==> trial 79 <==
## cpu
module cpu 
	(output wire [7:0] address,
	 output wire [7:0] to_memory,
	 output wire write,
	 input wire [7:0] from_memory, 
     input wire clk, reset);
clock: 6.73 ns
lec_check: 0
cap_margin: 20
cell_pad_in_sites_global_placement: 2
core_aspect_ratio: 1.03
core_margin: 5
core_utilization: 40
cts_cluster_diameter: 169
cts_cluster_size: 53
gpl_routability_driven: 1
gpl_timing_driven: 0
min_routing_layer: met1
place_density_lb_addon: 0.25
slew_margin: 5
tns_end_percent: 15
run.sh (not shown) runs the stock make flow with config.mk's settings and CLKGATE_MAP_FILE=.
==> trial 41 (differences from trial 79) <==
- CORE_UTILIZATION: 40 -> 19
- MIN_ROUTING_LAYER: met1 -> met2
- TNS_END_PERCENT: 15 -> 50
==> qor summary <==
Run status: trial 41 no timing/DRC/antenna violations; trial 79 no timing/DRC/antenna violations
Clock distribution area overhead in the final layout: trial 41 2.12%; trial 79 2.17%
Filler Cell Count: trial 41 3,681; trial 79 1,606
Number of well taps: trial 41 414; trial 79 192
GR Util met3: trial 41 35.6%; trial 79 2.81%
HPWL after detailed placement: trial 41 23,800 um; trial 79 19,700 um
Met2 Track Usage GR: trial 41 30.7%; trial 79 46.3%
Cells on worst reg2reg path: trial 41 11; trial 79 10
Chip width: trial 41 188 um; trial 79 133 um
Number of cells on the worst hold path: trial 41 2; trial 79 1
Worst slack at placement: trial 41 1910 ps; trial 79 2140 ps
Pin count of the biggest net entering global routing: trial 41 28; trial 79 29
Hold worst-path end: trial 41 dt_pht0.B[5]$_DFFE_PN0P_; trial 79 dt_pht0.B[2]$_DFFE_PN0P_
Post-CTS clock slew at the launch and capture registers of the worst setup and hold paths: trial 41 80 ps; trial 79 70 ps
Critical path endpoint: trial 41 to_memory[6]; trial 79 to_memory[0]
Share of the core filled by cells before placement: trial 41 19.1%; trial 79 40.4%
Share of the core filled with cells in the final layout: trial 41 22.1%; trial 79 44.8%
Number of global-route vias before repair: trial 41 10,379; trial 79 6,613
Via Count: trial 41 9,348; trial 79 6,793
Busiest layer in global routing: trial 41 met3; trial 79 met2
Sequential cell area share: trial 41 17.8%; trial 79 18.6%


==> job 8485: inputs <==
cpu again, from the RTL that the note above started with.
==> flow/design.v (excerpt) <==
module cpu 
	(output wire [7:0] address,
	 output wire [7:0] to_memory,
	 output wire write,
	 input wire [7:0] from_memory, 
     input wire clk, reset);
        wire IR_Load;
    wire MAR_Load;
    wire PC_Load;
    wire PC_Inc;
    wire A_Load;
    wire B_Load;
    wire CCR_Load;
    wire[2:0] ALU_Sel;
    wire[1:0] Bus1_Sel, Bus2_Sel;
    wire[7:0] IR;
    wire[3:0] CCR_Result;
	control_unit ctrl_un0 (
        .IR_Load(IR_Load),
        .MAR_Load(MAR_Load),
        .PC_Load(PC_Load),
        .PC_Inc(PC_Inc),
        .A_Load(A_Load),
        .B_Load(B_Load),
        .CCR_Load(CCR_Load),
        .ALU_Sel(ALU_Sel),
        .Bus1_Sel(Bus1_Sel),
        .Bus2_Sel(Bus2_Sel),
        .write(write),
        .IR(IR),
        .CCR_Result(CCR_Result),
        .Clk(clk),
        .Reset(reset)
	);
	data_path dt_pht0 (
		.address(address),
        .to_memory(to_memory),
        .IR_out(IR),
        .CCR_Result(CCR_Result),
        .from_memory(from_memory),
        .ALU_Sel(ALU_Sel),
        .Bus1_Sel(Bus1_Sel),
        .Bus2_Sel(Bus2_Sel),
        .IR_Load(IR_Load),
        .MAR_Load(MAR_Load),
        .PC_Load(PC_Load),
        .PC_Inc(PC_Inc),
        .A_Load(A_Load),
        .B_Load(B_Load),
        .CCR_Load(CCR_Load),
        .Clk(clk),
        .Reset(reset)
	);
endmodule
clock: 8.14 ns
lec_check: 0
cap_margin: 20
cell_pad_in_sites_detail_placement: 0
core_aspect_ratio: 0.5
core_margin: 2
core_utilization: 69
cts_cluster_diameter: 339
cts_cluster_size: 88
min_routing_layer: met1
place_density: 0.41
slew_margin: 20
tns_end_percent: 15
==> inputs of job 1399, as changes to job 8485 <==
==> flow/config.mk (replaced) <==
export PLATFORM = sky130hd
export DESIGN_NAME = cpu
export DESIGN_NICKNAME = cpu
export VERILOG_FILES = /design/flow/design.v
export SDC_FILE = /design/flow/constraint.sdc
export NUM_CORES = 4
export LEC_CHECK = 0
export ABC_AREA = 1
export CAP_MARGIN = 20
export CORE_MARGIN = 2
export CORE_UTILIZATION = 68
export SLEW_MARGIN = 20
==> flow/constraint.sdc (replaced) <==
create_clock -name core_clock -period 5.17 [get_ports {clk}]
set_input_delay 1.0340 -clock core_clock [delete_from_list [all_inputs] [get_ports {clk}]]
set_output_delay 1.0340 -clock core_clock [all_outputs]
set_load 0.01 [all_outputs]
==> inputs of job 9580, as changes to job 8485 <==
==> flow/config.mk (replaced) <==
export PLATFORM = sky130hd
export DESIGN_NAME = cpu
export DESIGN_NICKNAME = cpu
export VERILOG_FILES = /design/flow/design.v
export SDC_FILE = /design/flow/constraint.sdc
export NUM_CORES = 4
export LEC_CHECK = 0
export CAP_MARGIN = 20
export CORE_MARGIN = 2
export CORE_UTILIZATION = 68
export CTS_CLUSTER_SIZE = 37
export SLEW_MARGIN = 20
==> flow/constraint.sdc (replaced) <==
create_clock -name core_clock -period 2.78 [get_ports {clk}]
set_input_delay 0.5560 -clock core_clock [delete_from_list [all_inputs] [get_ports {clk}]]
set_output_delay 0.5560 -clock core_clock [all_outputs]
set_load 0.01 [all_outputs]
==> comparison <==
- Job 9580 failed in 5_1_grt. Job 1399 produced a clean layout. Job 8485 produced a clean layout.
- Against job 8485, the sequential share of layout area of job 1399 is higher by 0.61 points.
- Against job 8485, the count of clock-buffer cells in the layout of job 1399 is lower by 1.
- Of job 8485 and job 1399, job 8485 has the higher design area (gap about 3%, measured against job 1399).
- In flip-flop count, job 1399 and job 8485 do not differ.
- Between job 1399 and job 8485, the lower non-clock buffer count is in job 1399 (gap 3).
- Of job 8485 and job 1399, job 1399 has the higher cell count (gap 14%, measured against job 1399).
- Die area: job 9580 is higher than job 1399 (4.2%).
- In job 9580 the synthesized cell count is lower than in job 1399, by 13%.
==> figures <==
quantity                                                                         job 8485                job 9580                 job 1399
Multi-input logic area                                                           4510 um2                       -                 4050 um2
Layout-to-synthesis area ratio                                                     1.056x                       -                   1.070x
Number of non-clock inverters                                                          36                       -                      130
Crit path DAT                                                                     3.91 ns                       -                  3.02 ns
Number of DRC markers after the initial detailed-route iteration                     1233                       -                      602
Overall die height                                                                70.9 um                 99.4 um                  97.3 um
Mi-comb count                                                                         672                       -                      742
Routability-driven placement congestion ratio                                        1.05                    1.26                     1.05
Status                                                            complete, no violations  stopped before the end  complete, no violations
Last stage reached                                                                      -                 5_1_grt                        -
Utilization after layout                                                            75.0%                       -                    73.7%
Fraction of standard cell area in multi-input logic                                 69.1%                       -                    63.9%
Cells on Worst Hold Path                                                                1                       -                        2
Synthesized-area fraction occupied by and/or/nand/nor cells                         25.5%                   25.5%                    42.3%
Overall die width                                                                  138 um                 99.4 um                  97.3 um
Total of fill cells in the finished design                                            695                       -                      684
Layout sequential cell count                                                           51                       -                       51
